<file path="design/flow/run.sh">
#!/bin/bash
# the make line also repeats each setting of config.mk as NAME=value (left out here)
make -C /OpenROAD-flow-scripts/flow DESIGN_CONFIG=/design/flow/config.mk WORK_HOME=/design/flow/orfs CLKGATE_MAP_FILE= finish
</file>
<file path="design/flow/config.mk">
export PLATFORM = sky130hd
export DESIGN_NAME = SimpleCPU
export DESIGN_NICKNAME = SimpleCPU
export VERILOG_FILES = /design/flow/design.v
export SDC_FILE = /design/flow/constraint.sdc
export NUM_CORES = 4
export LEC_CHECK = 0
export CAP_MARGIN = 20
export CORE_MARGIN = 2
export CORE_UTILIZATION = 70
export CTS_CLUSTER_DIAMETER = 327
export CTS_CLUSTER_SIZE = 56
export SETUP_SLACK_MARGIN = -0.95
export SLEW_MARGIN = 20
</file>
<file path="design/flow/constraint.sdc">
create_clock -name core_clock -period 9.79 [get_ports {clk}]
set_input_delay 1.9580 -clock core_clock [delete_from_list [all_inputs] [get_ports {clk}]]
set_output_delay 1.9580 -clock core_clock [all_outputs]
set_load 0.01 [all_outputs]
</file>
<file path="design/flow/design.v">
`timescale 1ns / 1ps
module SimpleCPU(clk, rst, data_fromRAM, wrEn, addr_toRAM, data_toRAM, pCounter);
parameter SIZE = 10;
input clk, rst;
input wire [31:0] data_fromRAM;
output reg wrEn;
output reg [SIZE-1:0] addr_toRAM;
output reg [31:0] data_toRAM;
output reg [SIZE-1:0] pCounter;
reg [ 3:0] opcode, opcodeNext;
reg [13:0] operand1, operand2, operand1Next, operand2Next;
reg [SIZE-1:0]   pCounterNext;
reg [31:0] num1, num2, num1Next, num2Next;
reg [ 3:0] state, stateNext;
always @(posedge clk)begin
	state    <= stateNext;
	pCounter <= pCounterNext;
	opcode   <= opcodeNext;
	operand1 <= operand1Next;
	operand2 <= operand2Next;
	num1     <= num1Next;
	num2     <= num2Next;
end
always @*begin
	stateNext    = state;
	pCounterNext = pCounter;
	opcodeNext   = opcode;
	operand1Next = operand1;
	operand2Next = operand2;
	num1Next     = num1;
	num2Next     = num2;
	addr_toRAM   = 0;
	wrEn         = 0;
	data_toRAM   = 0;
if(rst)
	begin
	stateNext    = 0;
	pCounterNext = 0;
	opcodeNext   = 0;
	operand1Next = 0;
	operand2Next = 0;
	num1Next     = 0;
	num2Next     = 0;
	addr_toRAM   = 0;
	wrEn         = 0;
	data_toRAM   = 0;
	end
else 
	case(state)                       
		0: begin											 
			pCounterNext = pCounter;
			opcodeNext   = opcode;
			operand1Next = 0;
			operand2Next = 0;
			addr_toRAM   = pCounter;
			num2Next     = 0;
			wrEn         = 0;
			data_toRAM   = 0;
			stateNext    = 1;
		end 
		1:begin                    
			pCounterNext = pCounter;
			opcodeNext   = {data_fromRAM[28], data_fromRAM[31:29]};
			operand1Next = data_fromRAM[27:14];
			operand2Next = data_fromRAM[13:0];
			addr_toRAM   = operand1Next;
			num1Next     = data_fromRAM;
			wrEn         = 0;
			data_toRAM   = 0;
			if( {data_fromRAM[28], data_fromRAM[31:29]} == 4'b0101 ) 	begin
				stateNext = 5;
				addr_toRAM = data_fromRAM[13:0];
				num1Next = operand1;
			end
			else if( {data_fromRAM[28], data_fromRAM[31:29]} == 4'b1101 ) 	begin
				stateNext = 6;
				addr_toRAM = data_fromRAM[27:14];
				num1Next = operand1;
			end
			else if(data_fromRAM[28] == 0 )  
				stateNext = 2;  
			else 
				stateNext = 3;
		end
		2: begin          
			pCounterNext = pCounter;
			opcodeNext   = opcode;
			operand1Next = operand1;
			operand2Next = operand2;
			addr_toRAM   = operand2;
			num1Next     = data_fromRAM;
			wrEn         = 0;
			data_toRAM   = operand2;
			stateNext = 3;
		end
		3: begin            
			pCounterNext = pCounter + 1;
			opcodeNext = opcode;
			operand1Next = operand1;
			operand2Next = operand2;
			addr_toRAM = operand1;
			num1Next = num1;
			wrEn = 1;
			stateNext = 0;
			case(opcode)                       
				4'b0000: data_toRAM = num1Next + data_fromRAM;  
				4'b1000: data_toRAM = data_fromRAM + operand2;  
				4'b0001: data_toRAM = ~(num1Next & data_fromRAM);  
				4'b1001: data_toRAM = ~(data_fromRAM & operand2);  
				4'b0010: begin 
					if(data_fromRAM < 32)
						data_toRAM = num1 >> data_fromRAM; 
					else
						data_toRAM = num1 << (data_fromRAM - 32); 
				end
				4'b1010: begin 
					if(operand2 < 32)
						data_toRAM = data_fromRAM >> operand2; 
					else
						data_toRAM = data_fromRAM << (operand2 - 32); 
				end
				4'b0011: data_toRAM = num1Next < data_fromRAM;  
				4'b1011: data_toRAM = data_fromRAM < operand2;  
				4'b0100: data_toRAM = data_fromRAM;  
				4'b1100: data_toRAM = operand2;  
				4'b0101: begin 
					data_toRAM = data_fromRAM;
					addr_toRAM = operand1;
					wrEn = 1;
				end
				4'b1101: begin  
					num2Next = data_fromRAM;
					addr_toRAM = num2;
					data_toRAM = data_fromRAM;
					wrEn = 1;
				end
				4'b0110: begin  
					if(data_fromRAM == 0)
						pCounterNext = num1;
					else
						pCounterNext = pCounter + 1;
					wrEn = 0;
				end
				4'b1110: begin
					pCounterNext = data_fromRAM + operand2;  
					wrEn = 0;
				end
				4'b0111: data_toRAM = num1Next * data_fromRAM;  
				4'b1111: data_toRAM = data_fromRAM * operand2;  
			endcase 
		end
		4:begin                    
			pCounterNext = pCounter + 1;
			opcodeNext   = 4'b0100;
			operand1Next = operand1;
			operand2Next = operand2;
			data_toRAM	 = num2;
			wrEn         = 1; 
			stateNext 	 = 0; 
			if(opcode == 4'b0101)
				addr_toRAM   = operand1;
			else if (opcode == 4'b1101)
				addr_toRAM   = num1 ;
		end
		5: begin      
			pCounterNext = pCounter;
			opcodeNext   = opcode;
			operand1Next = operand1;
			operand2Next = operand2;
			addr_toRAM   = data_fromRAM;
			num1Next     = data_fromRAM;
			wrEn         = 0;
			data_toRAM   = operand2;
			stateNext = 3;
		end
		6: begin      
			pCounterNext = pCounter;
			opcodeNext   = opcode;
			operand1Next = operand1;
			operand2Next = operand2;
			addr_toRAM   = data_fromRAM;
			num1Next     = data_fromRAM;
			num2Next     = data_fromRAM;
			wrEn         = 0;
			data_toRAM   = operand2;
			stateNext = 2;
		end
		default: begin
			stateNext    = 0;
			pCounterNext = 0;
			opcodeNext   = 0;
			operand1Next = 0;
			operand2Next = 0;
			num1Next     = 0;
			num2Next     = 0;
			addr_toRAM   = 0;
			wrEn         = 0;
			data_toRAM   = 0;
		end
	endcase
end
endmodule
</file>
==> reports/qor.yml, run 1 <==
status: "aborted with a tool error"
haltStage: "global routing"
error: "[ERROR GRT-0116] Global routing finished with congestion. Check the congestion regions in the DRC Viewer."
synth_cells: 5341
yosys_area_um2: 41400
synth_warnings: 1
yosysTopAreaCellShare: 0.330
gp_congestion: 1.29
postSynthAreaPerCell_um2: 7.75
cts_root_buffer: "clkbuf_16"
synth-edff-count: 0
cts-buffers-inserted: 9
syn_area_um2: 41400
synthDistinctLibCells: 89
port_buffers: 86
dpl.hpwl_um: 165000
synth.most_common_cell: "inv_1"
synth-main-ff-cell: "dfxtp_1"
clk_path_buf_depth: 2
ys.flops: 90
place_area_um2: 47000
dp_cells: 6447
dieArea_um2: 61100
io_pins: 87
core-area_um2: 58800
cts_sinks: 90
largest_area_cell: "fa_1"
gr-total-overflow: 51
die_x_um: 247
dp_worst_setup_slack_ns: -2.06
synth-xor-area-share: 0.0374
num_rows: 89
logic_family: "adder cells"
postCtsHoldBufs: 0
die_h_um: 247
async_reset_ff_frac: 0
h-tree-depth: 3
fp_nets: 6334
grt_use_total: 0.808
synth.cellmix.compoundShare: 0.159
fp_util: 0.704
synthTopCellsByCount: "inv_1, fa_1, nand2_1"
area_leaders: "fa_1, ha_1, inv_1"
synth-seq-area-share: 0.0435
synth_adder_area_share: 0.413
yosysCellCount: 5341
yosys.area_share.simple: 0.193
ys_sh_mux: 0.0486
what timing repair did:
item                                   in CTS
resized                                   254
cloned                                      1
pin swaps                                  91
setup endpoints to repair                  19
buffers inserted                           34
endpoints found under the hold margin       0
metrics by stage:
step,hold WS [ns],power [mW]
3_5_place_dp,0.441,2.81
2_1_floorplan,0.429,1.75
4_1_cts,0.450,3.32
3_3_place_gp,0.436,2.72
metal layers:
| layer | GRT overflow | global-route usage |
|---|---|---|
| met2 | 22 | 0.934 |
| met4 | 26 | 0.770 |
| met1 | 1 | 0.822 |
| met5 | 0 | 0.514 |
| met3 | 2 | 0.685 |
==> run 2, diff against run 1 <==
- CTS_CLUSTER_DIAMETER: 327 -> default
- CTS_CLUSTER_SIZE: 56 -> default
- MAX_ROUTING_LAYER: default -> met4
- SETUP_SLACK_MARGIN: -0.95 -> -0.75
- clock period: 9.79 -> 10.9 ns (I/O delays scaled with it)
==> run 2 against run 1 <==
Net effect: the run again fails in global routing; synthesized cell count stayed put; die size unchanged; synthesized area stayed put.
==> reports/qor.yml, run 2 <==
dieArea_um2: 61100  # unchanged
synth-edff-count: 0  # unchanged
synth_warnings: 1  # unchanged
error: "[ERROR GRT-0116] Global routing finished with congestion. Check the congestion regions in the DRC Viewer."
gp_congestion: 1.32  # +2.0%
clk_path_buf_depth: 2  # unchanged
synth-xor-area-share: 0.0374  # unchanged
logic_family: "adder cells"
cts_root_buffer: "clkbuf_16"
synthDistinctLibCells: 89  # unchanged
num_rows: 89  # unchanged
port_buffers: 86  # unchanged
yosysTopAreaCellShare: 0.330  # unchanged
fp_nets: 6334  # unchanged
async_reset_ff_frac: 0  # unchanged
cts_sinks: 90  # unchanged
core-area_um2: 58800  # unchanged
synth-main-ff-cell: "dfxtp_1"
ys_sh_mux: 0.0486  # unchanged
synth_cells: 5341  # unchanged
dp_cells: 6402  # -0.70%
io_pins: 87  # unchanged
area_leaders: "fa_1, ha_1, inv_1"
die_x_um: 247  # unchanged
gr-total-overflow: 6
yosysCellCount: 5341  # unchanged
postCtsHoldBufs: 0  # unchanged
cts-buffers-inserted: 9  # unchanged
grt_use_total: 0.759
yosys.area_share.simple: 0.193  # unchanged
largest_area_cell: "fa_1"
synth-seq-area-share: 0.0435  # unchanged
status: "aborted with a tool error"
dpl.hpwl_um: 164000  # -0.58%
yosys_area_um2: 41400  # unchanged
die_h_um: 247  # unchanged
synth_adder_area_share: 0.413  # unchanged
syn_area_um2: 41400  # unchanged
postSynthAreaPerCell_um2: 7.75  # unchanged
h-tree-depth: 3  # unchanged
synth.most_common_cell: "inv_1"
synth.cellmix.compoundShare: 0.159  # unchanged
fp_util: 0.704  # unchanged
haltStage: "global routing"
ys.flops: 90  # unchanged
synthTopCellsByCount: "inv_1, fa_1, nand2_1"
## run 2: timing repair
action                                  4_1_cts
cloned                                        0
gates resized                                92
pin swaps                                    23
endpoints found under the setup margin       14
buffers inserted                              5
## run 2: stage by stage
step	TNS (ns)	worst slack, ns	instance area [µm²]	power (mW)
after floorplan	-7.53	-0.738	41400	1.56
after global placement	-15.81	-1.23	46400	2.40
after detailed placement	-20.63	-1.53	46400	2.49
after CTS	-12.29	-0.793	47000	2.85
## run 2: routing by layer
| metal | overflow | GRT usage |
|---|---|---|
| met1 | 0 | 0.769 |
| met3 | 0 | 0.592 |
| met4 | 1 | 0.675 |
| met2 | 5 | 0.914 |
| met5 | - | - |
==> run 3, diff against run 2 <==
- CAP_MARGIN: 20 -> 40
- CELL_PAD_IN_SITES_GLOBAL_PLACEMENT: default -> 2
- CORE_UTILIZATION: 70 -> 65
- GPL_ROUTABILITY_DRIVEN: default -> 1
- GPL_TIMING_DRIVEN: default -> 0
- MAX_ROUTING_LAYER: met4 -> default
- PLACE_DENSITY: default -> 0.71
- SETUP_SLACK_MARGIN: -0.75 -> default
- SLEW_MARGIN: 20 -> 25
- clock period: 10.9 -> 9.24 ns (I/O delays scaled with it)
==> run 3 against run 2 <==
Net effect: the flow stops in global placement without I/O; synthesized area did not move; synthesized cell count did not move; die size rose by 7.6%.
==> reports/qor.yml, run 3 <==
synth_adder_area_share: 0.413  # unchanged
largest_area_cell: "fa_1"
yosysCellCount: 5341  # unchanged
yosys_area_um2: 41400  # unchanged
fp_nets: 6334  # unchanged
dieArea_um2: 65700  # +7.6%
num_rows: 92  # +3.4%
synth.cellmix.compoundShare: 0.159  # unchanged
syn_area_um2: 41400  # unchanged
synth-seq-area-share: 0.0435  # unchanged
synth_warnings: 1  # unchanged
yosys.area_share.simple: 0.193  # unchanged
area_leaders: "fa_1, ha_1, inv_1"
ys_sh_mux: 0.0486  # unchanged
die_x_um: 256  # +3.7%
postSynthAreaPerCell_um2: 7.75  # unchanged
synth-edff-count: 0  # unchanged
fp_util: 0.656  # -0.0478
error: "[ERROR GPL-0301] Utilization 120.156 % exceeds 100%."
synthTopCellsByCount: "inv_1, fa_1, nand2_1"
logic_family: "adder cells"
synth-xor-area-share: 0.0374  # unchanged
synthDistinctLibCells: 89  # unchanged
synth-main-ff-cell: "dfxtp_1"
synth_cells: 5341  # unchanged
haltStage: "global placement without I/O"
ys.flops: 90  # unchanged
die_h_um: 256  # +3.7%
synth.most_common_cell: "inv_1"
async_reset_ff_frac: 0  # unchanged
status: "aborted with a tool error"
yosysTopAreaCellShare: 0.330  # unchanged
core-area_um2: 63100  # +7.3%
==> run 4, diff against run 3 <==
- CAP_MARGIN: 40 -> 10
- CELL_PAD_IN_SITES_GLOBAL_PLACEMENT: 2 -> default
- CORE_UTILIZATION: 65 -> 72
- CTS_CLUSTER_DIAMETER: default -> 105
- CTS_CLUSTER_SIZE: default -> 57
- GPL_ROUTABILITY_DRIVEN: 1 -> default
- GPL_TIMING_DRIVEN: 0 -> default
- MAX_ROUTING_LAYER: default -> met4
- PLACE_DENSITY: 0.71 -> default
- PLACE_DENSITY_LB_ADDON: default -> 0.01
- SETUP_SLACK_MARGIN: default -> 2.17
- SLEW_MARGIN: 25 -> 40
- TNS_END_PERCENT: default -> 40
- clock period: 9.24 -> 7.64 ns (I/O delays scaled with it)
==> run 4 against run 3 <==
Net effect: the flow stops in global routing; die size decreased by 9.6%; synthesized area unchanged; synthesized cell count unchanged.
==> reports/qor.yml, run 4 <==
haltStage: "global routing"
async_reset_ff_frac: 0  # unchanged
synth_warnings: 1  # unchanged
postCtsHoldBufs: 0
die_x_um: 244  # -4.9%
synthTopCellsByCount: "inv_1, fa_1, nand2_1"
gp_congestion: 1.48
fp_nets: 6334  # unchanged
fp_util: 0.731  # +0.0751
yosysTopAreaCellShare: 0.330  # unchanged
synth-xor-area-share: 0.0374  # unchanged
dieArea_um2: 59400  # -9.6%
synth.most_common_cell: "inv_1"
h-tree-depth: 3
grt_use_total: 0.843
core-area_um2: 56600  # -10%
dpl.hpwl_um: 162000
syn_area_um2: 41400  # unchanged
num_rows: 87  # -5.4%
port_buffers: 86
cts-buffers-inserted: 9
yosys_area_um2: 41400  # unchanged
synth_cells: 5341  # unchanged
ys_sh_mux: 0.0486  # unchanged
postSynthAreaPerCell_um2: 7.75  # unchanged
cts_sinks: 90
ys.flops: 90  # unchanged
yosys.area_share.simple: 0.193  # unchanged
synth.cellmix.compoundShare: 0.159  # unchanged
synth-main-ff-cell: "dfxtp_1"
dp_cells: 6679
area_leaders: "fa_1, ha_1, inv_1"
clk_path_buf_depth: 2
die_h_um: 244  # -4.9%
largest_area_cell: "fa_1"
logic_family: "adder cells"
status: "aborted with a tool error"
synthDistinctLibCells: 89  # unchanged
synth-seq-area-share: 0.0435  # unchanged
cts_root_buffer: "clkbuf_16"
synth-edff-count: 0  # unchanged
dp_worst_setup_slack_ns: -3.30
gr-total-overflow: 451
io_pins: 87
yosysCellCount: 5341  # unchanged
synth_adder_area_share: 0.413  # unchanged
error: "[ERROR GRT-0116] Global routing finished with congestion. Check the congestion regions in the DRC Viewer."
run 4: layer usage:
layer / track usage / GRT overflow
met1: 0.834 / 13
met4: 0.807 / 165
met2: 0.965 / 248
met3: 0.718 / 25
met5: - / -
run 4: timing repair:
action,CTS
buffers inserted,32
hold endpoints to repair,0
resized,351
gates cloned,0
pin swaps,150
setup endpoints to repair,48
run 4: stage by stage:
step	total power, mW	util	cell area, µm²	setup TNS [ns]
4_1_cts	4.41	0.895	50600	-52.36
3_5_place_dp	3.67	0.867	49100	-68.44
3_3_place_gp	3.53	0.867	49100	-64.26
2_1_floorplan	2.28	-	41800	-39.85
==> run 5, diff against run 4 <==
- CAP_MARGIN: 10 -> 20
- CORE_UTILIZATION: 72 -> 61
- CTS_CLUSTER_DIAMETER: 105 -> default
- CTS_CLUSTER_SIZE: 57 -> default
- MAX_ROUTING_LAYER: met4 -> default
- PLACE_DENSITY_LB_ADDON: 0.01 -> default
- SETUP_SLACK_MARGIN: 2.17 -> 3.15
- SLEW_MARGIN: 40 -> 20
- TNS_END_PERCENT: 40 -> default
- clock period: 7.64 -> 10.8 ns (I/O delays scaled with it)
==> run 5 against run 4 <==
Net effect: the run again fails in global routing; die size grew 18%; synthesized area unchanged; synthesized cell count stayed put.
==> reports/qor.yml, run 5 <==
postSynthAreaPerCell_um2: 7.75  # unchanged
cts_sinks: 90  # unchanged
area_leaders: "fa_1, ha_1, inv_1"
haltStage: "global routing"
ys.flops: 90  # unchanged
ys_sh_mux: 0.0486  # unchanged
synth_warnings: 1  # unchanged
num_rows: 95  # +9.2%
cts_root_buffer: "clkbuf_16"
die_h_um: 265  # +8.5%
io_pins: 87  # unchanged
synth.cellmix.compoundShare: 0.159  # unchanged
gp_congestion: 1.17  # -21%
yosysCellCount: 5341  # unchanged
cts-buffers-inserted: 9  # unchanged
core-area_um2: 67200  # +19%
fp_util: 0.617  # -0.115
async_reset_ff_frac: 0  # unchanged
synth_adder_area_share: 0.413  # unchanged
synthDistinctLibCells: 89  # unchanged
port_buffers: 86  # unchanged
dp_worst_setup_slack_ns: -1.98  # +1.31 ns
synth.most_common_cell: "inv_1"
logic_family: "adder cells"
synth_cells: 5341  # unchanged
synthTopCellsByCount: "inv_1, fa_1, nand2_1"
synth-xor-area-share: 0.0374  # unchanged
die_x_um: 265  # +8.5%
synth-edff-count: 0  # unchanged
dpl.hpwl_um: 177000  # +9.5%
yosys_area_um2: 41400  # unchanged
synth-seq-area-share: 0.0435  # unchanged
syn_area_um2: 41400  # unchanged
dieArea_um2: 70000  # +18%
clk_path_buf_depth: 2  # unchanged
fp_nets: 6334  # unchanged
status: "aborted with a tool error"
h-tree-depth: 3  # unchanged
place_area_um2: 47200  # -3.7%
synth-main-ff-cell: "dfxtp_1"
yosysTopAreaCellShare: 0.330  # unchanged
largest_area_cell: "fa_1"
yosys.area_share.simple: 0.193  # unchanged
run 5: through the flow:
stage / total power [mW] / std cells / TNS [ns]
3_3_place_gp: 2.53 / 6525 / -18.23
3_5_place_dp: 2.62 / 6525 / -20.82
4_1_cts: 3.09 / 6590 / -5.72
2_1_floorplan: 1.64 / 5341 / -1.73
run 5: what timing repair did:
| item | CTS |
|---|---|
| pin swaps | 160 |
| setup buffers | 47 |
| gates resized | 440 |
| cloned | 2 |
| hold buffers | 0 |
| setup endpoints to repair | 32 |
==> run 6, diff against run 5 <==
- ABC_AREA: default -> 0
- CORE_ASPECT_RATIO: default -> 1.12
- CORE_MARGIN: 2 -> 5
- CORE_UTILIZATION: 61 -> 31
- MAX_ROUTING_LAYER: default -> met5
- MIN_ROUTING_LAYER: default -> met1
- SETUP_SLACK_MARGIN: 3.15 -> default
- clock period: 10.8 -> 18.5 ns (I/O delays scaled with it)
==> run 6 against run 5 <==
Net effect: now clean on timing, DRC and antenna; die size is 100% higher; synthesized cell count is the same; synthesized area is the same.
==> reports/qor.yml, run 6 <==
p_comb_frac: 0.761
postSynthAreaPerCell_um2: 7.75  # unchanged
fp_util: 0.311  # -0.306
rsz0062_at_grt: "false"
cts_root_buffer: "clkbuf_16"
syn_area_um2: 41400  # unchanged
fmax_ghz: 0.0608
worst_pin_slew_ns: 1.25
p_comb_mw: 1.25
dpl.hpwl_um: 177000  # -0.22%
synthDistinctLibCells: 89  # unchanged
syn_to_final_growth_pct: 7.81
grt_max_degree: 91
synth-main-ff-cell: "dfxtp_1"
slew_headroom: 0.164
yosysTopAreaCellShare: 0.330  # unchanged
finalWorstSetupSlack_ns: 2.06
synthTopCellsByCount: "inv_1, fa_1, nand2_1"
hold_start: "num2[8]"
start_kind: "input port"
crit_slowest_cell: "o2111ai_1"
first_global_vias: 41600
p_int_mw: 0.690
num_rows: 142  # +49%
synth_adder_area_share: 0.413  # unchanged
crit_path_end_kind: "output pin"
largest_area_cell: "fa_1"
min_period_over_period: 0.888
p_seq_frac: 0.127
setup_violations: 0
openroad.warnings: 72
crit_path_frequent_cell: "fa_1"
fin_area_um2: 44600
total_power_mw: 1.64
cts-buffers-inserted: 9  # unchanged
logic_family: "adder cells"
dp_worst_setup_slack_ns: 2.26  # +4.24 ns
yosys_area_um2: 41400  # unchanged
power_leader: "combinational logic"
drt_wl_total_um: 226000
ir_drop_v: 0.0000441
power_leakage_nw: 19.4
reg2reg_from: "operand2[4]"
h-tree-depth: 3  # unchanged
gp_congestion: 1.10  # -6.2%
dp_cells: 6960  # +6.7%
powerClk_mw: 0.184
cp_num_cells: 28
fp_nets: 6334  # unchanged
first_pass_iters: 7
finClkSkew_ns: 0.0177
critPathTopFamily: "adder cells"
synth_warnings: 1  # unchanged
setup.worst_path.start: "data_fromRAM[5]"
gr-total-overflow: 0
tns_ns: 0
slowest_delay_ns: 0.61
cts_sinks: 90  # unchanged
port_buffers: 86  # unchanged
cp_max_fo: 15
synth-seq-area-share: 0.0435  # unchanged
cts_setup_buffers: 0  # -100%
place_area_um2: 44300  # -6.1%
cp.buffers_inverters: 8
antenna_found_initial: 13
hold_viol: 0
clk_pin_slew_ns: 0.06
vias: 42100
clk_path_buf_depth: 2  # unchanged
post-route-util: 0.335
async_reset_ff_frac: 0  # unchanged
area_leaders: "fa_1, ha_1, inv_1"
ys_sh_mux: 0.0486  # unchanged
cts_tree: "yes"
synth-edff-count: 0  # unchanged
min_to: "num2[8]"
report.final.slew_viol_count: 0
core-area_um2: 133000  # +98%
min_delay_path_depth: 2
io_pins: 87  # unchanged
ant_nets: 0
layout.cells.non_filler: 6984
final_nets: 6236
hp-class: "flop to flop"
dieArea_um2: 141000  # +100%
synth-xor-area-share: 0.0374  # unchanged
yosys.area_share.simple: 0.193  # unchanged
drv_cap: 0
switching_share: 0.579
ctsResizeCount: 0  # -100%
seq_power_mw: 0.208
viasPerCell: 6.03
synth.cellmix.compoundShare: 0.159  # unchanged
grt_use_total: 0.311
arrival_ns: 12.74
drt_iter0_drc: 5655
worstSkewPairLatency_ns: 0.36
endpoint: "data_toRAM[31]"
cp.required_ns: 14.80
clockPowerShare: 0.112
status: "no timing/DRC/antenna violations"
die_x_um: 355  # +34%
routedWlPerCell_um: 32.3
yosysCellCount: 5341  # unchanged
synth.most_common_cell: "inv_1"
holdWs_ns: 0.452
power.switching_mw: 0.948
synth_cells: 5341  # unchanged
postCtsHoldBufs: 0  # unchanged
post-route-min-period_ns: 16.44
grt_pass1_wl_um: 315000
p_per_area_nw_per_um2: 36.7
die_h_um: 397  # +50%
drc: 0
r2r-end: "pCounter[9]"
reg2reg_setup_slack_ns: 13.93
critPathKind: "input port to output pin"
ys.flops: 90  # unchanged
r2r_cells: 13
[run 6: final cells by class]
class	instances	area, µm²
clock inverter	4	32.5
antenna	8	20.0
clock buffer	12	258
multi-input combinational	4107	35300
sequential	90	1810
tap	1728	2160
timing repair buffer	275	2190
fill	14300	88600
inverter	760	2850
[run 6: per-layer routing]
metal  vias to the layer above  wire length [µm]  global-route usage
met2                      2926             94600               0.468
met1                     21200             84000               0.391
met4                         6             21200               0.220
met5                         -                35                   0
li1                      17200                 -                   -
met3                       816             25900              0.0761
==> run 7, diff against run 6 <==
- CAP_MARGIN: 20 -> 35
- CELL_PAD_IN_SITES_DETAIL_PLACEMENT: default -> 1
- CORE_ASPECT_RATIO: 1.12 -> 0.56
- CORE_MARGIN: 5 -> 2
- CORE_UTILIZATION: 31 -> 40
- CTS_CLUSTER_DIAMETER: default -> 59
- GPL_ROUTABILITY_DRIVEN: default -> 0
- GPL_TIMING_DRIVEN: default -> 0
- HOLD_SLACK_MARGIN: default -> 0.12
- MIN_ROUTING_LAYER: met1 -> default
- SETUP_SLACK_MARGIN: default -> 0.89
- TNS_END_PERCENT: default -> 100
- clock period: 18.5 -> 8.02 ns (I/O delays scaled with it)
==> run 7 against run 6 <==
Net effect: synthesized cell count unchanged; synthesized area unchanged; die size down 25%; the run now fails in global routing.
==> reports/qor.yml, run 7 <==
error: "[ERROR GRT-0232] Routing congestion too high. Check the congestion heatmap in the GUI."
ys.flops: 90  # unchanged
synth_cells: 5341  # unchanged
largest_area_cell: "fa_1"
die_h_um: 245  # -38%
dieArea_um2: 106000  # -25%
h-tree-depth: 3  # unchanged
dp_cells: 6903  # -0.82%
clk_path_buf_depth: 2  # unchanged
synthTopCellsByCount: "inv_1, fa_1, nand2_1"
synth_adder_area_share: 0.413  # unchanged
synthDistinctLibCells: 89  # unchanged
synth.cellmix.compoundShare: 0.159  # unchanged
io_pins: 87  # unchanged
area_leaders: "fa_1, ha_1, inv_1"
yosysCellCount: 5341  # unchanged
gr-total-overflow: 2
synth-seq-area-share: 0.0435  # unchanged
synth-edff-count: 0  # unchanged
postSynthAreaPerCell_um2: 7.75  # unchanged
postCtsHoldBufs: 0  # unchanged
haltStage: "global routing"
synth.most_common_cell: "inv_1"
syn_area_um2: 41400  # unchanged
yosys.area_share.simple: 0.193  # unchanged
yosys_area_um2: 41400  # unchanged
fp_util: 0.403  # +0.0919
yosysTopAreaCellShare: 0.330  # unchanged
synth-xor-area-share: 0.0374  # unchanged
core-area_um2: 103000  # -23%
status: "aborted with a tool error"
cts-buffers-inserted: 9  # unchanged
cts_root_buffer: "clkbuf_16"
synth_warnings: 1  # unchanged
fp_nets: 6334  # unchanged
port_buffers: 85  # -1.2%
logic_family: "adder cells"
ys_sh_mux: 0.0486  # unchanged
num_rows: 88  # -38%
die_x_um: 434  # +22%
synth-main-ff-cell: "dfxtp_1"
grt_use_total: 0.592
cts_sinks: 90  # unchanged
async_reset_ff_frac: 0  # unchanged
dpl.hpwl_um: 218000  # +23%
-- run 7: what timing repair did --
action,4_1_cts
resized,962
setup buffers,117
setup endpoints to repair,32
pin swaps,207
-- run 7: per-stage QoR --
stage	cell area (µm²)	utilization	TNS [ns]	setup slack, ns
floorplan	42200	-	-32.11	-2.06
global placement	44800	0.435	-143.75	-5.96
detailed placement	45800	0.445	-131.58	-5.38
CTS	50200	0.488	-59.01	-2.81
-- run 7: layer usage --
| metal | GRT usage | overflow |
|---|---|---|
| met4 | 0.493 | 0 |
| met5 | 0.355 | 0 |
| met1 | 0.623 | 0 |
| met2 | 0.663 | 0 |
| met3 | 0.544 | 2 |
==> run 8, diff against run 7 <==
- ABC_AREA: 0 -> default
- CAP_MARGIN: 35 -> 10
- CELL_PAD_IN_SITES_DETAIL_PLACEMENT: 1 -> default
- CORE_ASPECT_RATIO: 0.56 -> default
- CORE_UTILIZATION: 40 -> 68
- CTS_CLUSTER_DIAMETER: 59 -> 105
- CTS_CLUSTER_SIZE: default -> 65
- GPL_ROUTABILITY_DRIVEN: 0 -> default
- GPL_TIMING_DRIVEN: 0 -> default
- HOLD_SLACK_MARGIN: 0.12 -> default
- MAX_ROUTING_LAYER: met5 -> met4
- SETUP_SLACK_MARGIN: 0.89 -> default
- TNS_END_PERCENT: 100 -> default
- clock period: 8.02 -> 11.3 ns (I/O delays scaled with it)
==> run 8 against run 7 <==
Net effect: the flow again stops in global routing; die size shrank 41%; synthesized area is the same; synthesized cell count is the same.
==> reports/qor.yml, run 8 <==
status: "aborted with a tool error"
haltStage: "global routing"
error: "[ERROR GRT-0232] Routing congestion too high. Check the congestion heatmap in the GUI."
port_buffers: 86  # +1.2%
synthDistinctLibCells: 89  # unchanged
fp_util: 0.687  # +0.285
gr-total-overflow: 209
largest_area_cell: "fa_1"
postCtsHoldBufs: 0  # unchanged
dpl.hpwl_um: 162000  # -26%
clk_path_buf_depth: 2  # unchanged
syn_area_um2: 41400  # unchanged
ys_sh_mux: 0.0486  # unchanged
synth-seq-area-share: 0.0435  # unchanged
ys.flops: 90  # unchanged
fp_nets: 6334  # unchanged
num_rows: 90  # +2.3%
logic_family: "adder cells"
synth-main-ff-cell: "dfxtp_1"
yosys.area_share.simple: 0.193  # unchanged
cts_root_buffer: "clkbuf_16"
synth-edff-count: 0  # unchanged
synthTopCellsByCount: "inv_1, fa_1, nand2_1"
dieArea_um2: 62900  # -41%
grt_use_total: 0.836
synth_cells: 5341  # unchanged
h-tree-depth: 3  # unchanged
area_leaders: "fa_1, ha_1, inv_1"
cts-buffers-inserted: 9  # unchanged
yosys_area_um2: 41400  # unchanged
async_reset_ff_frac: 0  # unchanged
gp_congestion: 1.29
cts_sinks: 90  # unchanged
core-area_um2: 60200  # -41%
synth.cellmix.compoundShare: 0.159  # unchanged
yosysTopAreaCellShare: 0.330  # unchanged
synth.most_common_cell: "inv_1"
io_pins: 87  # unchanged
synth_warnings: 1  # unchanged
synth_adder_area_share: 0.413  # unchanged
die_x_um: 251  # -42%
yosysCellCount: 5341  # unchanged
postSynthAreaPerCell_um2: 7.75  # unchanged
die_h_um: 251  # +2.4%
synth-xor-area-share: 0.0374  # unchanged
## run 8: repair_timing
action | in CTS
gates resized | 317
setup buffers | 43
setup endpoints to repair | 19
gates cloned | 0
endpoints found under the hold margin | 0
pin swaps | 130
## run 8: layer usage
metal,overflow,GRT usage
met5,-,-
met4,61,0.806
met3,5,0.703
met2,131,0.952
met1,12,0.837
## run 8: per-stage QoR
step / hold slack, ns / instance area (µm²) / setup slack [ns] / TNS [ns] / std cells
4_1_cts: 0.454 / 47700 / -0.209 / -1.10 / 6413
3_5_place_dp: 0.445 / 46100 / -1.30 / -14.05 / 6359
3_3_place_gp: 0.436 / 46100 / -1.08 / -11.04 / 6359
2_1_floorplan: 0.429 / 41600 / -0.0917 / -0.0917 / 5341
==> run 9, diff against run 8 <==
- CAP_MARGIN: 10 -> 20
- CORE_UTILIZATION: 68 -> 66
- CTS_CLUSTER_DIAMETER: 105 -> 386
- CTS_CLUSTER_SIZE: 65 -> 100
- HOLD_SLACK_MARGIN: default -> -0.07
- MAX_ROUTING_LAYER: met4 -> default
- SETUP_SLACK_MARGIN: default -> 1.97
- TNS_END_PERCENT: default -> 40
- clock period: 11.3 -> 14.0 ns (I/O delays scaled with it)
==> run 9 against run 8 <==
Net effect: the flow again stops in global routing; synthesized area stayed put; synthesized cell count stayed put; die size is 3.0% higher.
==> reports/qor.yml, run 9 <==
error: "[ERROR GRT-0232] Routing congestion too high. Check the congestion heatmap in the GUI."
dieArea_um2: 64800  # +3.0%
ys_sh_mux: 0.0486  # unchanged
dpl.hpwl_um: 166000  # +2.4%
postCtsHoldBufs: 0  # unchanged
die_x_um: 254  # +1.5%
synthTopCellsByCount: "inv_1, fa_1, nand2_1"
synth-seq-area-share: 0.0435  # unchanged
yosys_area_um2: 41400  # unchanged
fp_nets: 6334  # unchanged
yosysCellCount: 5341  # unchanged
cts_sinks: 90  # unchanged
cts-buffers-inserted: 9  # unchanged
status: "aborted with a tool error"
clk_path_buf_depth: 2  # unchanged
synth-edff-count: 0  # unchanged
grt_use_total: 0.816
area_leaders: "fa_1, ha_1, inv_1"
synthDistinctLibCells: 89  # unchanged
async_reset_ff_frac: 0  # unchanged
haltStage: "global routing"
dp_cells: 6090  # -4.2%
synth-xor-area-share: 0.0374  # unchanged
io_pins: 87  # unchanged
yosysTopAreaCellShare: 0.330  # unchanged
ys.flops: 90  # unchanged
yosys.area_share.simple: 0.193  # unchanged
synth_adder_area_share: 0.413  # unchanged
synth.cellmix.compoundShare: 0.159  # unchanged
core-area_um2: 61800  # +2.6%
die_h_um: 254  # +1.5%
syn_area_um2: 41400  # unchanged
synth-main-ff-cell: "dfxtp_1"
largest_area_cell: "fa_1"
fp_util: 0.670  # -0.0176
port_buffers: 86  # unchanged
postSynthAreaPerCell_um2: 7.75  # unchanged
gr-total-overflow: 12
h-tree-depth: 3  # unchanged
logic_family: "adder cells"
cts_root_buffer: "clkbuf_16"
synth_warnings: 1  # unchanged
gp_congestion: 1.20  # -7.1%
synth.most_common_cell: "inv_1"
num_rows: 91  # +1.1%
synth_cells: 5341  # unchanged
==> run 9: through the flow <==
step,instance area [µm²],util,setup slack (ns)
floorplan,41700,-,1.53
global placement,43600,0.705,0.278
detailed placement,43600,0.705,0.101
CTS,45200,0.732,1.26
==> run 9: repair_timing <==
item | in CTS
gates resized | 270
cloned | 1
pin swaps | 51
hold endpoints to repair | 0
setup buffers | 56
endpoints found under the setup margin | 24
==> run 9: layer usage <==
layer | global-route usage | overflow
met2 | 0.933 | 3
met5 | 0.518 | 2
met1 | 0.835 | 0
met4 | 0.748 | 7
met3 | 0.717 | 0
==> run 10, diff against run 9 <==
- CORE_UTILIZATION: 66 -> 63
- CTS_CLUSTER_DIAMETER: 386 -> default
- CTS_CLUSTER_SIZE: 100 -> default
- HOLD_SLACK_MARGIN: -0.07 -> -0.09
- SETUP_SLACK_MARGIN: 1.97 -> -0.64
- TNS_END_PERCENT: 40 -> default
- clock period: 14.0 -> 10.9 ns (I/O delays scaled with it)
==> run 10 against run 9 <==
Net effect: die size up 4.7%; synthesized cell count unchanged; the flow again stops in global routing; synthesized area stayed put.
==> reports/qor.yml, run 10 <==
h-tree-depth: 3  # unchanged
area_leaders: "fa_1, ha_1, inv_1"
synth_adder_area_share: 0.413  # unchanged
synthTopCellsByCount: "inv_1, fa_1, nand2_1"
synth.most_common_cell: "inv_1"
cts-buffers-inserted: 9  # unchanged
gr-total-overflow: 47
clk_path_buf_depth: 2  # unchanged
ys_sh_mux: 0.0486  # unchanged
yosys.area_share.simple: 0.193  # unchanged
ys.flops: 90  # unchanged
yosys_area_um2: 41400  # unchanged
synth-xor-area-share: 0.0374  # unchanged
dpl.hpwl_um: 178000  # +7.2%
cts_root_buffer: "clkbuf_16"
haltStage: "global routing"
fp_nets: 6334  # unchanged
synth_cells: 5341  # unchanged
gp_congestion: 1.19  # -0.33%
place_area_um2: 46900  # +7.6%
dieArea_um2: 67800  # +4.7%
core-area_um2: 64700  # +4.6%
num_rows: 93  # +2.2%
die_x_um: 260  # +2.3%
synthDistinctLibCells: 89  # unchanged
synth-main-ff-cell: "dfxtp_1"
status: "aborted with a tool error"
io_pins: 87  # unchanged
synth-seq-area-share: 0.0435  # unchanged
cts_sinks: 90  # unchanged
yosysCellCount: 5341  # unchanged
largest_area_cell: "fa_1"
async_reset_ff_frac: 0  # unchanged
fp_util: 0.640  # -0.0297
logic_family: "adder cells"
grt_use_total: 0.803
postSynthAreaPerCell_um2: 7.75  # unchanged
postCtsHoldBufs: 0  # unchanged
port_buffers: 86  # unchanged
error: "[ERROR GRT-0232] Routing congestion too high. Check the congestion heatmap in the GUI."
synth.cellmix.compoundShare: 0.159  # unchanged
syn_area_um2: 41400  # unchanged
synth_warnings: 1  # unchanged
synth-edff-count: 0  # unchanged
yosysTopAreaCellShare: 0.330  # unchanged
die_h_um: 260  # +2.3%
-- run 10: through the flow --
step	cells	setup slack [ns]	hold WS, ns	utilization
after floorplan	5341	-0.636	0.429	-
after global placement	6519	-1.41	0.435	0.724
after detailed placement	6519	-1.72	0.445	0.724
after CTS	6542	-0.789	0.454	0.737
-- run 10: routing by layer --
layer	GRT usage	GRT overflow
met5	0.464	1
met4	0.753	17
met3	0.688	8
met2	0.933	20
met1	0.817	1
-- run 10: what timing repair did --
| action | in CTS |
|---|---|
| pin swaps | 59 |
| setup buffers | 19 |
| setup endpoints to repair | 16 |
| gates resized | 156 |
==> run 11, diff against run 10 <==
- CORE_UTILIZATION: 63 -> 58
- HOLD_SLACK_MARGIN: -0.09 -> default
- SETUP_SLACK_MARGIN: -0.64 -> -0.79
- clock period: 10.9 -> 11.5 ns (I/O delays scaled with it)
==> run 11 against run 10 <==
Net effect: now fails the layout checks on setup timing; synthesized cell count stayed put; die size increased by 8.5%; synthesized area did not move.
==> reports/qor.yml, run 11 <==
status: "complete, but fails checks"
violations: "setup timing"
drv_cap: 0
synth-xor-area-share: 0.0374  # unchanged
syn_area_um2: 41400  # unchanged
synth-edff-count: 0  # unchanged
gp_congestion: 1.17  # -1.9%
yosysCellCount: 5341  # unchanged
synth_cells: 5341  # unchanged
synthTopCellsByCount: "inv_1, fa_1, nand2_1"
r2r-end: "pCounter[7]"
arrival_ns: 9.98
total_power_mw: 2.92
power_leakage_nw: 21.7
crit_path_frequent_cell: "fa_1"
synth-main-ff-cell: "dfxtp_1"
synth-seq-area-share: 0.0435  # unchanged
r2r_cells: 15
synth_warnings: 1  # unchanged
post-route-min-period_ns: 12.28
clk_pin_slew_ns: 0.07
logic_family: "adder cells"
finalWorstSetupSlack_ns: -0.781
p_per_area_nw_per_um2: 61.7
reg2reg_setup_slack_ns: 6.58
grt_max_degree: 64
cts_tree: "yes"
power.switching_mw: 1.58
cts_root_buffer: "clkbuf_16"
fp_nets: 6334  # unchanged
p_comb_mw: 2.25
powerClk_mw: 0.323
vias: 45700
grtUsageMet3: 0.261
drt_wl_total_um: 221000
ant_nets: 0
endpoint: "data_toRAM[21]"
synth.most_common_cell: "inv_1"
synth.cellmix.compoundShare: 0.159  # unchanged
drt_iter0_drc: 7237
routedWlPerCell_um: 33.5
openroad.warnings: 75
setup_violations: 18
cts_sinks: 90  # unchanged
cp_num_cells: 29
ys.flops: 90  # unchanged
worst_pin_slew_ns: 1.29
core-area_um2: 70400  # +8.8%
yosys.area_share.simple: 0.193  # unchanged
first_global_vias: 46200
p_comb_frac: 0.771
hp-class: "flop to flop"
syn_to_final_growth_pct: 14.5
hold_start: "num2[8]"
h-tree-depth: 3  # unchanged
area_leaders: "fa_1, ha_1, inv_1"
cp.buffers_inverters: 8
met1_usage: 0.669
yosysTopAreaCellShare: 0.330  # unchanged
grt_pass1_wl_um: 311000
min_period_over_period: 1.07
slew_headroom: 0.134
critPathTopFamily: "adder cells"
finClkSkew_ns: 0.0162
holdWs_ns: 0.457
gr-total-overflow: 0
cts-buffers-inserted: 9  # unchanged
cp.required_ns: 9.20
start_kind: "input port"
layout.cells.non_filler: 6597
dp_cells: 6569  # +0.77%
async_reset_ff_frac: 0  # unchanged
min_delay_path_depth: 2
clockPowerShare: 0.111
crit_path_end_kind: "output pin"
fp_util: 0.588  # -0.0518
viasPerCell: 6.93
die_x_um: 271  # +4.2%
ir_drop_v: 0.0000879
slowest_delay_ns: 0.56
worstSkewPairLatency_ns: 0.37
die_h_um: 271  # +4.2%
cp_max_fo: 4
p_seq_frac: 0.119
dp_worst_setup_slack_ns: -1.01  # +0.715 ns
min_to: "num2[8]"
switching_share: 0.539
num_rows: 97  # +4.3%
synthDistinctLibCells: 89  # unchanged
postCtsHoldBufs: 0  # unchanged
setup.worst_path.start: "data_fromRAM[6]"
dpl.hpwl_um: 175000  # -1.4%
critPathKind: "input port to output pin"
seq_power_mw: 0.348
reg2reg_from: "operand2[2]"
grt_use_total: 0.588
drc: 0
yosys_area_um2: 41400  # unchanged
largest_area_cell: "fa_1"
power_leader: "combinational logic"
fmax_ghz: 0.0814
dieArea_um2: 73500  # +8.5%
port_buffers: 86  # unchanged
antenna_found_initial: 25
synth_adder_area_share: 0.413  # unchanged
report.final.slew_viol_count: 0
first_pass_iters: 12
io_pins: 87  # unchanged
rsz0062_at_grt: "true"
ys_sh_mux: 0.0486  # unchanged
final_nets: 6627
grt_busiest_layer: "met2"
hold_viol: 0
postSynthAreaPerCell_um2: 7.75  # unchanged
met2_usage: 0.835
clk_path_buf_depth: 2  # unchanged
crit_slowest_cell: "fa_1"
p_int_mw: 1.35
[run 11: timing repair]
item	in CTS	in global routing
gates resized	7	68
pin swaps	1	19
setup buffers	1	1
setup endpoints to repair	9	12
cloned	0	2
[run 11: through the flow]
stage	utilization	area (µm²)	setup TNS, ns
global placement	0.665	46800	-9.31
global route	0.673	47400	-11.82
finish	0.674	47400	-9.40
floorplan	-	41400	-6.18
detailed placement	0.665	46800	-11.70
CTS	0.670	47100	-10.23
[run 11: cell type report]
type,instances,area [µm²]
multi-input combinational,4107,35500
clock buffer,9,225
sequential,90,1810
clock inverter,7,95.1
antenna,18,45.0
inverter,760,2870
timing repair buffer,666,5700
tap,940,1180
fill,5540,23000
[run 11: per-layer routing]
| layer | part of all wire | up-vias | routed length, µm |
|---|---|---|---|
| met5 | 0.0016 | - | 347 |
| met4 | 0.12 | 20 | 26100 |
| met3 | 0.17 | 1510 | 36700 |
| met2 | 0.39 | 4287 | 87000 |
| met1 | 0.32 | 21900 | 70600 |
| li1 | - | 18000 | - |
==> run 12, diff against run 11 <==
- CORE_UTILIZATION: 58 -> 66
- SETUP_SLACK_MARGIN: -0.79 -> default
- clock period: 11.5 -> 11.7 ns (I/O delays scaled with it)
==> run 12 against run 11 <==
Net effect: the run now fails in global routing; synthesized area is the same; synthesized cell count is the same; die size shrank 12%.
==> reports/qor.yml, run 12 <==
yosys.area_share.simple: 0.193  # unchanged
synth.most_common_cell: "inv_1"
syn_area_um2: 41400  # unchanged
fp_util: 0.670  # +0.0815
gr-total-overflow: 6
synth-xor-area-share: 0.0374  # unchanged
area_leaders: "fa_1, ha_1, inv_1"
status: "aborted with a tool error"
dp_cells: 6411  # -2.4%
clk_path_buf_depth: 2  # unchanged
synth_cells: 5341  # unchanged
cts_sinks: 90  # unchanged
largest_area_cell: "fa_1"
dp_worst_setup_slack_ns: -1.10  # -0.0890 ns
die_h_um: 254  # -6.2%
yosysTopAreaCellShare: 0.330  # unchanged
h-tree-depth: 3  # unchanged
ys.flops: 90  # unchanged
gp_congestion: 1.22  # +4.2%
cts_root_buffer: "clkbuf_16"
synthTopCellsByCount: "inv_1, fa_1, nand2_1"
postSynthAreaPerCell_um2: 7.75  # unchanged
logic_family: "adder cells"
fp_nets: 6334  # unchanged
synth-seq-area-share: 0.0435  # unchanged
synth.cellmix.compoundShare: 0.159  # unchanged
die_x_um: 254  # -6.2%
error: "[ERROR GRT-0116] Global routing finished with congestion. Check the congestion regions in the DRC Viewer."
haltStage: "global routing"
core-area_um2: 61800  # -12%
yosysCellCount: 5341  # unchanged
async_reset_ff_frac: 0  # unchanged
io_pins: 87  # unchanged
dpl.hpwl_um: 170000  # -2.9%
grt_use_total: 0.809
postCtsHoldBufs: 0  # unchanged
cts-buffers-inserted: 9  # unchanged
port_buffers: 86  # unchanged
ys_sh_mux: 0.0486  # unchanged
dieArea_um2: 64800  # -12%
yosys_area_um2: 41400  # unchanged
num_rows: 91  # -6.2%
synth_warnings: 1  # unchanged
synth-main-ff-cell: "dfxtp_1"
synth_adder_area_share: 0.413  # unchanged
synthDistinctLibCells: 89  # unchanged
synth-edff-count: 0  # unchanged
==> run 12: per-layer routing <==
layer / GRT usage / GRT overflow
met3: 0.720 / 0
met5: 0.492 / 0
met4: 0.746 / 3
met1: 0.819 / 0
met2: 0.926 / 3
==> run 12: repair_timing <==
| item | CTS |
|---|---|
| endpoints found under the hold margin | 0 |
| buffers inserted | 21 |
| pin swaps | 98 |
| setup endpoints to repair | 19 |
| gates resized | 234 |
==> run 12: per-stage QoR <==
step / hold WS [ns] / instance area [µm²] / power (mW)
2_1_floorplan: 0.429 / 41500 / 1.46
3_5_place_dp: 0.444 / 46100 / 2.36
4_1_cts: 0.453 / 47300 / 2.80
3_3_place_gp: 0.436 / 46100 / 2.26
==> run 13, diff against run 12 <==
- CORE_UTILIZATION: 66 -> 65
- SETUP_SLACK_MARGIN: default -> -0.78
- TNS_END_PERCENT: default -> 35
- clock period: 11.7 -> 10.9 ns (I/O delays scaled with it)
==> run 13 against run 12 <==
Net effect: synthesized cell count unchanged; synthesized area is the same; the run again fails in global routing; die size up 1.5%.
==> reports/qor.yml, run 13 <==
status: "aborted with a tool error"
haltStage: "global routing"
postCtsHoldBufs: 0  # unchanged
dpl.hpwl_um: 175000  # +2.5%
synth.cellmix.compoundShare: 0.159  # unchanged
synthTopCellsByCount: "inv_1, fa_1, nand2_1"
io_pins: 87  # unchanged
synth.most_common_cell: "inv_1"
fp_nets: 6334  # unchanged
synth_adder_area_share: 0.413  # unchanged
postSynthAreaPerCell_um2: 7.75  # unchanged
area_leaders: "fa_1, ha_1, inv_1"
logic_family: "adder cells"
port_buffers: 86  # unchanged
core-area_um2: 63100  # +2.0%
cts_root_buffer: "clkbuf_16"
synth-seq-area-share: 0.0435  # unchanged
fp_util: 0.656  # -0.0133
gp_congestion: 1.23  # +1.0%
clk_path_buf_depth: 2  # unchanged
syn_area_um2: 41400  # unchanged
yosys_area_um2: 41400  # unchanged
yosysCellCount: 5341  # unchanged
yosysTopAreaCellShare: 0.330  # unchanged
yosys.area_share.simple: 0.193  # unchanged
synth-xor-area-share: 0.0374  # unchanged
synth-main-ff-cell: "dfxtp_1"
synthDistinctLibCells: 89  # unchanged
ys.flops: 90  # unchanged
dieArea_um2: 65700  # +1.5%
synth_cells: 5341  # unchanged
cts_sinks: 90  # unchanged
die_h_um: 256  # +0.75%
synth_warnings: 1  # unchanged
die_x_um: 256  # +0.75%
place_area_um2: 46700  # +1.4%
async_reset_ff_frac: 0  # unchanged
ys_sh_mux: 0.0486  # unchanged
synth-edff-count: 0  # unchanged
dp_cells: 6504  # +1.5%
num_rows: 92  # +1.1%
h-tree-depth: 3  # unchanged
cts-buffers-inserted: 9  # unchanged
largest_area_cell: "fa_1"
run 13: timing repair:
item / 4_1_cts
gates resized: 87
buffers inserted: 11
endpoints found under the setup margin: 16
pin swaps: 24
run 13: through the flow:
step / utilization / total power, mW / setup WS (ns)
after global placement: 0.740 / 2.45 / -1.30
after detailed placement: 0.740 / 2.55 / -1.65
after CTS: 0.751 / 2.96 / -0.996
after floorplan: - / 1.56 / -0.738
==> run 14, diff against run 13 <==
- CAP_MARGIN: 20 -> 5
- GPL_ROUTABILITY_DRIVEN: default -> 1
- SETUP_SLACK_MARGIN: -0.78 -> 0.36
- SLEW_MARGIN: 20 -> 30
- TNS_END_PERCENT: 35 -> 30
- clock period: 10.9 -> 10.7 ns (I/O delays scaled with it)
==> run 14 against run 13 <==
Net effect: synthesized cell count unchanged; synthesized area is the same; the run again fails in global routing; die size unchanged.
==> reports/qor.yml, run 14 <==
status: "aborted with a tool error"
haltStage: "global routing"
error: "[ERROR GRT-0232] Routing congestion too high. Check the congestion heatmap in the GUI."
cts-buffers-inserted: 9  # unchanged
synth.cellmix.compoundShare: 0.159  # unchanged
num_rows: 92  # unchanged
synthTopCellsByCount: "inv_1, fa_1, nand2_1"
synth_adder_area_share: 0.413  # unchanged
cts_sinks: 90  # unchanged
core-area_um2: 63100  # unchanged
yosys.area_share.simple: 0.193  # unchanged
yosysTopAreaCellShare: 0.330  # unchanged
gr-total-overflow: 62
grt_use_total: 0.809
syn_area_um2: 41400  # unchanged
postCtsHoldBufs: 0  # unchanged
synth-main-ff-cell: "dfxtp_1"
clk_path_buf_depth: 2  # unchanged
synth-seq-area-share: 0.0435  # unchanged
yosysCellCount: 5341  # unchanged
area_leaders: "fa_1, ha_1, inv_1"
largest_area_cell: "fa_1"
synth_warnings: 1  # unchanged
dieArea_um2: 65700  # unchanged
io_pins: 87  # unchanged
gp_congestion: 1.18  # -3.8%
synth-xor-area-share: 0.0374  # unchanged
dpl.hpwl_um: 174000  # -0.58%
ys_sh_mux: 0.0486  # unchanged
cts_root_buffer: "clkbuf_16"
synth_cells: 5341  # unchanged
synth.most_common_cell: "inv_1"
postSynthAreaPerCell_um2: 7.75  # unchanged
synthDistinctLibCells: 89  # unchanged
fp_nets: 6334  # unchanged
die_x_um: 256  # unchanged
port_buffers: 86  # unchanged
logic_family: "adder cells"
synth-edff-count: 0  # unchanged
yosys_area_um2: 41400  # unchanged
die_h_um: 256  # unchanged
async_reset_ff_frac: 0  # unchanged
fp_util: 0.656  # unchanged
ys.flops: 90  # unchanged
h-tree-depth: 3  # unchanged
[run 14: stage by stage]
stage | power [mW] | cell area, µm² | cells | TNS (ns) | setup slack (ns)
2_1_floorplan | 1.61 | 41700 | 5341 | -4.08 | -0.450
3_3_place_gp | 2.53 | 46800 | 6493 | -18.97 | -1.63
3_5_place_dp | 2.64 | 46800 | 6493 | -24.63 | -1.88
4_1_cts | 3.12 | 48400 | 6541 | -8.63 | -0.714
[run 14: timing repair]
item,CTS
buffers inserted,31
gates cloned,2
pin swaps,123
resized,331
setup endpoints to repair,23
[run 14: metal layers]
layer / GRT usage / overflow
met1: 0.814 / 1
met2: 0.946 / 34
met3: 0.681 / 2
met4: 0.800 / 25
met5: 0.423 / 0
==> run 15, diff against run 14 <==
- CAP_MARGIN: 5 -> 20
- CTS_CLUSTER_DIAMETER: default -> 334
- GPL_ROUTABILITY_DRIVEN: 1 -> default
- MAX_ROUTING_LAYER: default -> met4
- SETUP_SLACK_MARGIN: 0.36 -> -0.79
- SLEW_MARGIN: 30 -> 20
- TNS_END_PERCENT: 30 -> 5
- clock period: 10.7 -> 10.9 ns (I/O delays scaled with it)
==> run 15 against run 14 <==
Net effect: the run fails in detailed routing; synthesized cell count stayed put; synthesized area stayed put; die size stayed put.
==> reports/qor.yml, run 15 <==
die_h_um: 256  # unchanged
grt_max_degree: 60
io_pins: 87  # unchanged
haltStage: "detailed routing"
ys.flops: 90  # unchanged
endpoint_type: "output port"
synth-xor-area-share: 0.0374  # unchanged
logic_family: "adder cells"
cts_sinks: 90  # unchanged
synthDistinctLibCells: 89  # unchanged
synth-main-ff-cell: "dfxtp_1"
yosys.area_share.simple: 0.193  # unchanged
cts-buffers-inserted: 9  # unchanged
yosys_area_um2: 41400  # unchanged
port_buffers: 86  # unchanged
clk_path_buf_depth: 2  # unchanged
syn_area_um2: 41400  # unchanged
cts_root_buffer: "clkbuf_16"
dp_cells: 6506  # +0.20%
largest_area_cell: "fa_1"
yosysTopAreaCellShare: 0.330  # unchanged
dpl.hpwl_um: 170000  # -2.3%
dp_worst_setup_slack_ns: -1.52  # +0.352 ns
dieArea_um2: 65700  # unchanged
synth_cells: 5341  # unchanged
h-tree-depth: 3  # unchanged
core-area_um2: 63100  # unchanged
first_global_vias: 48200
yosysCellCount: 5341  # unchanged
grt_use_total: 0.679
num_rows: 92  # unchanged
synth-edff-count: 0  # unchanged
synth_warnings: 1  # unchanged
die_x_um: 256  # unchanged
status: "aborted with a tool error"
postSynthAreaPerCell_um2: 7.75  # unchanged
gr-total-overflow: 0
fp_nets: 6334  # unchanged
async_reset_ff_frac: 0  # unchanged
synthTopCellsByCount: "inv_1, fa_1, nand2_1"
synth-seq-area-share: 0.0435  # unchanged
error: "[ERROR DRT-0255] Maze Route cannot find path of net _05634_ in worker of routeBox ( 241500 193200 ) ( 256390 241500 )."
grt_pass1_wl_um: 314000
synth.most_common_cell: "inv_1"
fp_util: 0.656  # unchanged
area_leaders: "fa_1, ha_1, inv_1"
crit_endpoint: "data_toRAM[23]"
gp_congestion: 1.26  # +6.3%
postCtsHoldBufs: 0  # unchanged
ys_sh_mux: 0.0486  # unchanged
antenna_found_initial: 37
synth_adder_area_share: 0.413  # unchanged
synth.cellmix.compoundShare: 0.159  # unchanged
-- run 15: per-layer routing --
layer	track usage
met3	0.408
met5	-
met1	0.710
met2	0.877
met4	0.618
-- run 15: repair_timing --
item	4_1_cts	5_1_grt
gates resized	71	117
setup endpoints to repair	14	19
pin swaps	20	52
buffers inserted	7	6
cloned	0	0
-- run 15: stage by stage --
step	hold WS [ns]	area, µm²
2_1_floorplan	0.429	41400
3_3_place_gp	0.435	46700
3_5_place_dp	0.446	46800
4_1_cts	0.456	47300
5_1_grt	0.482	47800
==> run 16, diff against run 15 <==
- CORE_UTILIZATION: 65 -> 64
- CTS_CLUSTER_DIAMETER: 334 -> 310
- CTS_CLUSTER_SIZE: default -> 97
- MAX_ROUTING_LAYER: met4 -> default
- PLACE_DENSITY: default -> 0.36
- SETUP_SLACK_MARGIN: -0.79 -> default
- TNS_END_PERCENT: 5 -> default
- clock period: 10.9 -> 12.0 ns (I/O delays scaled with it)
==> run 16 against run 15 <==
Net effect: the flow stops in global routing; die size increased by 1.5%; synthesized area is the same; synthesized cell count did not move.
==> reports/qor.yml, run 16 <==
port_buffers: 86  # unchanged
synth-main-ff-cell: "dfxtp_1"
ys.flops: 90  # unchanged
cts-buffers-inserted: 9  # unchanged
largest_area_cell: "fa_1"
num_rows: 93  # +1.1%
yosysCellCount: 5341  # unchanged
synth_adder_area_share: 0.413  # unchanged
place_area_um2: 45900  # -1.8%
synth_warnings: 1  # unchanged
synth.most_common_cell: "inv_1"
dp_cells: 6404  # -1.6%
status: "aborted with a tool error"
core-area_um2: 64200  # +1.8%
logic_family: "adder cells"
dpl.hpwl_um: 171000  # +0.59%
h-tree-depth: 3  # unchanged
cts_root_buffer: "clkbuf_16"
synth-seq-area-share: 0.0435  # unchanged
die_x_um: 258  # +0.77%
synth-xor-area-share: 0.0374  # unchanged
ys_sh_mux: 0.0486  # unchanged
synth-edff-count: 0  # unchanged
yosys.area_share.simple: 0.193  # unchanged
yosys_area_um2: 41400  # unchanged
postSynthAreaPerCell_um2: 7.75  # unchanged
clk_path_buf_depth: 2  # unchanged
area_leaders: "fa_1, ha_1, inv_1"
synthDistinctLibCells: 89  # unchanged
fp_util: 0.645  # -0.0118
cts_sinks: 90  # unchanged
synth_cells: 5341  # unchanged
haltStage: "global routing"
dieArea_um2: 66700  # +1.5%
dp_worst_setup_slack_ns: -0.877  # +0.647 ns
async_reset_ff_frac: 0  # unchanged
yosysTopAreaCellShare: 0.330  # unchanged
synth.cellmix.compoundShare: 0.159  # unchanged
gp_congestion: 1.20  # -4.9%
die_h_um: 258  # +0.77%
fp_nets: 6334  # unchanged
io_pins: 87  # unchanged
synthTopCellsByCount: "inv_1, fa_1, nand2_1"
syn_area_um2: 41400  # unchanged
-- run 16: what timing repair did --
item / 4_1_cts
pin swaps: 61
gates resized: 158
hold buffers: 0
setup buffers: 20
endpoints found under the setup margin: 16
gates cloned: 0
==> run 17, diff against run 16 <==
- CAP_MARGIN: 20 -> 40
- CORE_ASPECT_RATIO: default -> 0.5
- CORE_UTILIZATION: 64 -> 72
- CTS_CLUSTER_DIAMETER: 310 -> 360
- CTS_CLUSTER_SIZE: 97 -> 95
- PLACE_DENSITY: 0.36 -> 0.4
- SETUP_SLACK_MARGIN: default -> -1.18
==> run 17 against run 16 <==
Net effect: the flow again stops in global routing; synthesized area is the same; synthesized cell count is the same; die size down 11%.
==> reports/qor.yml, run 17 <==
die_h_um: 174  # -33%
cts-buffers-inserted: 9  # unchanged
synth-edff-count: 0  # unchanged
die_x_um: 343  # +33%
num_rows: 62  # -33%
dp_worst_setup_slack_ns: -0.791  # +0.0858 ns
io_pins: 87  # unchanged
area_leaders: "fa_1, ha_1, inv_1"
status: "aborted with a tool error"
ys_sh_mux: 0.0486  # unchanged
synth.most_common_cell: "inv_1"
postCtsHoldBufs: 0  # unchanged
logic_family: "adder cells"
h-tree-depth: 3  # unchanged
async_reset_ff_frac: 0  # unchanged
synthTopCellsByCount: "inv_1, fa_1, nand2_1"
yosysCellCount: 5341  # unchanged
synth_adder_area_share: 0.413  # unchanged
synth_cells: 5341  # unchanged
fp_nets: 6334  # unchanged
core-area_um2: 57100  # -11%
clk_path_buf_depth: 2  # unchanged
postSynthAreaPerCell_um2: 7.75  # unchanged
yosys.area_share.simple: 0.193  # unchanged
syn_area_um2: 41400  # unchanged
haltStage: "global routing"
largest_area_cell: "fa_1"
dieArea_um2: 59600  # -11%
synth.cellmix.compoundShare: 0.159  # unchanged
synthDistinctLibCells: 89  # unchanged
synth-seq-area-share: 0.0435  # unchanged
synth-xor-area-share: 0.0374  # unchanged
ys.flops: 90  # unchanged
fp_util: 0.725  # +0.0806
synth-main-ff-cell: "dfxtp_1"
dpl.hpwl_um: 164000  # -3.8%
gp_congestion: 1.32  # +10%
port_buffers: 86  # unchanged
cts_setup_buffers: 0  # -100%
cts_sinks: 90  # unchanged
synth_warnings: 1  # unchanged
yosysTopAreaCellShare: 0.330  # unchanged
cts_root_buffer: "clkbuf_16"
ctsResizeCount: 0  # -100%
yosys_area_um2: 41400  # unchanged
[run 17: per-stage QoR]
stage | utilization | instances | TNS (ns) | hold WS (ns) | cell area [µm²]
after floorplan | - | 5341 | -3.49 | 0.429 | 41400
after global placement | 0.796 | 6273 | -4.86 | 0.435 | 45400
after detailed placement | 0.797 | 6282 | -7.44 | 0.441 | 45500
after CTS | 0.802 | 6298 | -8.06 | 0.452 | 45800
==> run 18, diff against run 17 <==
- CAP_MARGIN: 40 -> 20
- CORE_ASPECT_RATIO: 0.5 -> default
- CORE_UTILIZATION: 72 -> 66
- CTS_CLUSTER_DIAMETER: 360 -> default
- CTS_CLUSTER_SIZE: 95 -> default
- PLACE_DENSITY: 0.4 -> default
- SETUP_SLACK_MARGIN: -1.18 -> -0.68
- clock period: 12.0 -> 10.3 ns (I/O delays scaled with it)
==> run 18 against run 17 <==
Net effect: the run again fails in global routing; synthesized cell count unchanged; synthesized area is the same; die size increased by 8.7%.
==> reports/qor.yml, run 18 <==
die_x_um: 254  # -26%
postCtsHoldBufs: 0  # unchanged
gr-total-overflow: 7
ys_sh_mux: 0.0486  # unchanged
status: "aborted with a tool error"
ys.flops: 90  # unchanged
fp_util: 0.670  # -0.0555
logic_family: "adder cells"
cts-buffers-inserted: 9  # unchanged
syn_area_um2: 41400  # unchanged
dieArea_um2: 64800  # +8.7%
error: "[ERROR GRT-0116] Global routing finished with congestion. Check the congestion regions in the DRC Viewer."
synthTopCellsByCount: "inv_1, fa_1, nand2_1"
yosys.area_share.simple: 0.193  # unchanged
cts_sinks: 90  # unchanged
area_leaders: "fa_1, ha_1, inv_1"
haltStage: "global routing"
synth-seq-area-share: 0.0435  # unchanged
cts_root_buffer: "clkbuf_16"
synthDistinctLibCells: 89  # unchanged
die_h_um: 254  # +47%
synth_cells: 5341  # unchanged
num_rows: 91  # +47%
synth.most_common_cell: "inv_1"
synth_warnings: 1  # unchanged
h-tree-depth: 3  # unchanged
dp_cells: 6520  # +3.8%
synth_adder_area_share: 0.413  # unchanged
synth-xor-area-share: 0.0374  # unchanged
synth-edff-count: 0  # unchanged
synth.cellmix.compoundShare: 0.159  # unchanged
fp_nets: 6334  # unchanged
core-area_um2: 61800  # +8.3%
synth-main-ff-cell: "dfxtp_1"
grt_use_total: 0.787
clk_path_buf_depth: 2  # unchanged
yosysTopAreaCellShare: 0.330  # unchanged
async_reset_ff_frac: 0  # unchanged
port_buffers: 86  # unchanged
dpl.hpwl_um: 169000  # +3.3%
io_pins: 87  # unchanged
yosysCellCount: 5341  # unchanged
gp_congestion: 1.24  # -6.6%
largest_area_cell: "fa_1"
yosys_area_um2: 41400  # unchanged
postSynthAreaPerCell_um2: 7.75  # unchanged
-- run 18: through the flow --
step                      total power, mW  setup slack [ns]  instance area (µm²)  utilization
after global placement               2.60             -1.55                47000        0.761
after CTS                            3.20            -0.902                48300        0.782
after detailed placement             2.68             -1.73                47000        0.761
after floorplan                      1.66            -0.692                41600            -
-- run 18: layer usage --
metal / GRT overflow / GRT usage
met1: 0 / 0.801
met2: 1 / 0.913
met3: 1 / 0.672
met4: 5 / 0.740
met5: 0 / 0.470
-- run 18: what timing repair did --
item,in CTS
setup endpoints to repair,20
cloned,2
pin swaps,109
setup buffers,40
gates resized,258
Power is estimated from default activity; no workload was simulated.
